==> v39 <==
==> flow/design.v (excerpt) <==
module comp_mult_top #(
parameter NO_MULT   = 4     ,  
parameter APB_BADDR = 0     ,  
parameter SYS_AW    = 16    ,  
parameter REG_DW    = 16       
)(
input                    clk         ,  
input                    rst_n       ,  
input      [ SYS_AW-1:0] apb_paddr   ,  
input                    apb_psel    ,  
input                    apb_penable ,  
input                    apb_pwrite  ,  
input      [REG_DW -1:0] apb_pwdata  ,  
output                   apb_pready  ,  
output reg [REG_DW -1:0] apb_prdata  ,  
output reg               apb_pslverr ,  
output reg               mem_ce      ,  
output reg               mem_we      ,  
output reg [SYS_AW -1:0] mem_addr    ,  
output reg [     8 -1:0] mem_wr_data ,  
input      [     8 -1:0] mem_rd_data    
);
make LEC_CHECK=0 ABC_AREA=1 CAP_MARGIN=20 CELL_PAD_IN_SITES_DETAIL_PLACEMENT=2 CELL_PAD_IN_SITES_GLOBAL_PLACEMENT=2 CORE_ASPECT_RATIO=1.06 CORE_MARGIN=9 CORE_UTILIZATION=40 CTS_CLUSTER_SIZE=88 GPL_TIMING_DRIVEN=0 MAX_ROUTING_LAYER=met5 MIN_ROUTING_LAYER=met1 PLACE_DENSITY_LB_ADDON=0.16 SLEW_MARGIN=20 finish   # period 10.3 ns
run.sh (not shown) runs the stock make flow with config.mk's settings and CLKGATE_MAP_FILE=.
==> v12 (differences from v39) <==
ABC_AREA = unset   (was 1)
CELL_PAD_IN_SITES_DETAIL_PLACEMENT = unset   (was 2)
CELL_PAD_IN_SITES_GLOBAL_PLACEMENT = unset   (was 2)
CORE_ASPECT_RATIO = unset   (was 1.06)
CORE_MARGIN = 2   (was 9)
CORE_UTILIZATION = 71   (was 40)
CTS_CLUSTER_SIZE = 51   (was 88)
GPL_TIMING_DRIVEN = unset   (was 0)
MAX_ROUTING_LAYER = unset   (was met5)
MIN_ROUTING_LAYER = unset   (was met1)
PLACE_DENSITY_LB_ADDON = 0.0   (was 0.16)
SETUP_SLACK_MARGIN = 1.78   (was unset)
==> flow/constraint.sdc (replaced) <==
create_clock -name core_clock -period 6.18 [get_ports {clk}]
set_input_delay 1.2360 -clock core_clock [delete_from_list [all_inputs] [get_ports {clk}]]
set_output_delay 1.2360 -clock core_clock [all_outputs]
set_load 0.01 [all_outputs]
==> v24 (differences from v39) <==
ABC_AREA = unset   (was 1)
CELL_PAD_IN_SITES_DETAIL_PLACEMENT = unset   (was 2)
CELL_PAD_IN_SITES_GLOBAL_PLACEMENT = unset   (was 2)
CORE_ASPECT_RATIO = unset   (was 1.06)
CORE_MARGIN = 2   (was 9)
CORE_UTILIZATION = 66   (was 40)
CTS_CLUSTER_DIAMETER = 36   (was unset)
CTS_CLUSTER_SIZE = unset   (was 88)
GPL_TIMING_DRIVEN = unset   (was 0)
MAX_ROUTING_LAYER = unset   (was met5)
MIN_ROUTING_LAYER = unset   (was met1)
PLACE_DENSITY_LB_ADDON = unset   (was 0.16)
SETUP_SLACK_MARGIN = -0.73   (was unset)
==> flow/constraint.sdc (replaced) <==
create_clock -name core_clock -period 7.3 [get_ports {clk}]
set_input_delay 1.4600 -clock core_clock [delete_from_list [all_inputs] [get_ports {clk}]]
set_output_delay 1.4600 -clock core_clock [all_outputs]
set_load 0.01 [all_outputs]
==> GITHUB_STEP_SUMMARY <==
### Yosys + OpenROAD results

| Metric | Value |
|---|---|
| Yosys Chip Area | 21380 um^2 |
| Fail Step | global routing (5_1_grt) |
| First error | [ERROR GRT-0232] Routing congestion too high. Check the congestion heatmap in the GUI. |
| Grt total ovfl | 95 |
| Status | aborted with a tool error |
| Post-Place Cell Area | 25190 um^2 |
That was v12.
==> GITHUB_STEP_SUMMARY <==
### Metrics collected by this job

| Metric | Value |
|---|---|
| Status | complete, but fails checks |
| Layout Check Fails | setup timing |
| Dpl cells | 3098 |
| Post-Place Cell Area | 24000 um^2 |
| Tool warnings | 45 |
| Setup-failing EPs final | 13 |
| Worst Path Required | 7.64 ns |
| Yosys Chip Area | 21380 um^2 |
| Grt total ovfl | 0 |
| Num ports | 89 |
| Post-route worst setup slack | -0.6481 ns |
That was v24.
==> GITHUB_STEP_SUMMARY <==
### Metrics collected by this job

| Metric | Value |
|---|---|
| Status | no timing/DRC/antenna violations |
| Min Clock Period, post-route | 9.879 ns |
| DP Worst Slack | -0.6635 ns |
| Asr flop ratio synth | 100.0% |
| Yosys Chip Area | 23180 um^2 |
| Synth top cells by count | nand2_1, inv_1, nor2_1 |
| Post-Place Cell Area | 25030 um^2 |
| Top pwr grp | clock |
| Grt total ovfl | 0 |
That was v39.
Power and IR drop assume default switching activity.
